## job 101
## tpumac
module tpumac
 #(parameter BITS_AB=8,
   parameter BITS_C=16)
  (
   input clk, rst_n, WrEn, en,
   input signed [BITS_AB-1:0] Ain,
   input signed [BITS_AB-1:0] Bin,
   input signed [BITS_C-1:0] Cin,
   output reg signed [BITS_AB-1:0] Aout,
   output reg signed [BITS_AB-1:0] Bout,
   output reg signed [BITS_C-1:0] Cout
  );
Size: about 32 flip-flops, ~4200 um^2 of cells after synthesis.
Settings: LEC_CHECK=0, CAP_MARGIN=20, CELL_PAD_IN_SITES_DETAIL_PLACEMENT=1, CELL_PAD_IN_SITES_GLOBAL_PLACEMENT=1, CORE_MARGIN=2, CORE_UTILIZATION=69, CTS_CLUSTER_DIAMETER=246, CTS_CLUSTER_SIZE=66, GPL_ROUTABILITY_DRIVEN=1, GPL_TIMING_DRIVEN=0, HOLD_SLACK_MARGIN=0.24, PLACE_DENSITY=0.66, SETUP_SLACK_MARGIN=0.44, SLEW_MARGIN=20, TNS_END_PERCENT=60; clock period 3.67 ns.
run.sh (not shown) runs the stock make flow with config.mk's settings and CLKGATE_MAP_FILE=.
The log for job 101 ends in global placement with error GPL-0301, so the run never completed.
For job 102, these inputs were changed with respect to job 101:
- HOLD_SLACK_MARGIN removed (was 0.24)
- GPL_ROUTABILITY_DRIVEN removed (was 1)
- CELL_PAD_IN_SITES_GLOBAL_PLACEMENT removed (was 1)
- CELL_PAD_IN_SITES_DETAIL_PLACEMENT removed (was 1)
- CORE_UTILIZATION changed from 69 to 30
- CTS_CLUSTER_SIZE removed (was 66)
- CTS_CLUSTER_DIAMETER changed from 246 to 297
- TNS_END_PERCENT removed (was 60)
- GPL_TIMING_DRIVEN removed (was 0)
- PLACE_DENSITY removed (was 0.66)
- SETUP_SLACK_MARGIN removed (was 0.44)
Each of job 101 and job 102 falls short of a clean finish.
Completing all stages was not enough for job 102: its layout failed the final checks because of setup timing.
Between job 101 and job 102, number of rows created at floorplan increased.
Between job 101 and job 102, die area increased.
Share of synthesized area occupied by flip-flops and latches: job 101 vs job 102, no meaningful difference
--- input diff job 102..job 103 ---
- swapping 30 for 57 in CORE_UTILIZATION
- putting ABC_AREA at 1 where nothing was set
- putting CTS_CLUSTER_SIZE at 98 where nothing was set
--- outcome ---
Status for job 102 and job 103: no clean run
The final report for job 102 shows a completed flow and a layout that fails verification, specifically setup timing.
Job 103 -> stages 100% | layout checks FAIL | setup timing
Relative to job 102, the multi-input logic area measured on job 103 has increased by a few percent.
Diff job 103..job 102 | total DRC errors in the routed layout | unchanged
NOTE synthesized net count job 102->job 103 increased by more than a quarter
Looking at met1 usage, job 103 sits 19 points higher than job 102 does.
First-iteration DRC count delta for job 103 relative to job 102: 130% higher
Job 103: count of vias placed by the detailed router is 908 higher than what job 102 reported.
Maximum frequency, job 102 and job 103, lower one = job 102.
Diff job 102 and job 103: endpoint arrival time on the critical path higher in job 103
Lower area growth from synthesis to layout goes to job 103 over job 102.
Number of cells in the finished layout apart from fillers (job 102 / job 103): 0.907

---

## xenon
Starting RTL as in the previous note.
Design tpumac, start of the top module:
module tpumac
 #(parameter BITS_AB=8,
   parameter BITS_C=16)
  (
   input clk, rst_n, WrEn, en,
   input signed [BITS_AB-1:0] Ain,
   input signed [BITS_AB-1:0] Bin,
   input signed [BITS_C-1:0] Cin,
   output reg signed [BITS_AB-1:0] Aout,
   output reg signed [BITS_AB-1:0] Bout,
   output reg signed [BITS_C-1:0] Cout
  );
  reg signed [BITS_C-1:0] Mult;
  reg [BITS_C-1:0] Adder, CMux;
  assign Mult = Ain * Bin;
  assign Adder = Mult + Cout;
  assign CMux = WrEn ? Cin : Adder;
  always@(posedge clk, negedge rst_n) begin
	if (!rst_n) begin
		Aout <= '0;
		Bout <= '0;
		Cout <= '0;
	end
	else if (en) begin
		Aout <= Ain;
		Bout <= Bin;
		Cout <= CMux;
	end
  end
endmodule
make LEC_CHECK=0 CAP_MARGIN=20 CORE_MARGIN=2 CORE_UTILIZATION=63 CTS_CLUSTER_DIAMETER=27 SLEW_MARGIN=20 finish   # period 4.95 ns
The layout from xenon, despite a flow that completed every stage, fails the layout checks, with the failing checks listed as negative setup slack.
> inputs changed (xenon -> zinc)
- CTS_CLUSTER_SIZE now 25, previously not set
- CORE_UTILIZATION now 72, was 63
- PLACE_DENSITY_LB_ADDON now 0.26, previously not set
### Flow results
Status: zinc FAILED at clock tree synthesis (tool error)
Compared with xenon, in zinc detailed placement HPWL now larger, post-detailed-placement cell area comparable, die size now smaller, placed instance count now smaller, global placement routability congestion now larger.
Chip height on zinc is down relative to xenon.
[inputs] quartz vs zinc
- a change of CORE_UTILIZATION from 72 to 70
- a change of PLACE_DENSITY_LB_ADDON from 0.26 to 0.25
- a change of CTS_CLUSTER_DIAMETER from 27 to 43
--- outcome ---
quartz did not make it past global routing, where a tool error ended it.
Taking zinc as the reference, in quartz sum of net half-perimeters after detailed placement down 1500 µm; placement row count up 3.7%.
| post-synthesis compound-gate area fraction | quartz vs zinc | ≈ equal |
Delta (quartz minus zinc): final RePlAce weighted congestion went up by 0.019, standard cell core area went up by about 5%, share of flip-flops with an asynchronous set or reset was more or less identical.
Higher cell area reported after detailed placement was reported by zinc, not quartz.
Sort quartz and zinc by starting density of the core asc -> top: quartz
Compared with zinc, quartz shows die area that has gone up by a few percent.
| number of placed cells counting well taps | quartz vs zinc | ≈ equal |
Changes in juniper relative to quartz:
- CTS_CLUSTER_SIZE: 25 -> unset
- PLACE_DENSITY_LB_ADDON: 0.25 -> 0.19
- CORE_UTILIZATION: 70 -> 72
- ABC_AREA: unset -> 1
- CTS_CLUSTER_DIAMETER: 43 -> 27
==> results <==
- Going from quartz to juniper, the number of nets produced by synthesis was found to have gone up by 29%.
- Per the comparison of juniper with quartz, mean instance size in the synthesized netlist down 2.4 µm², vertical die dimension up 1.5 µm, area fraction in mux cells down 6.2 points, synthesis-stage register bit count flat, share of the yosys chip area belonging to registers down 1.2 points.
- What quartz reported for gate count of the mapped netlist has to be multiplied by 1.4 to get the figure for juniper.
- juniper did not make it past clock tree synthesis, where a tool error ended it.
- NOTE synthesis area per yosys quartz->juniper increased by a few percent
- Pre-CTS setup slack in juniper vs quartz: up 190 ps
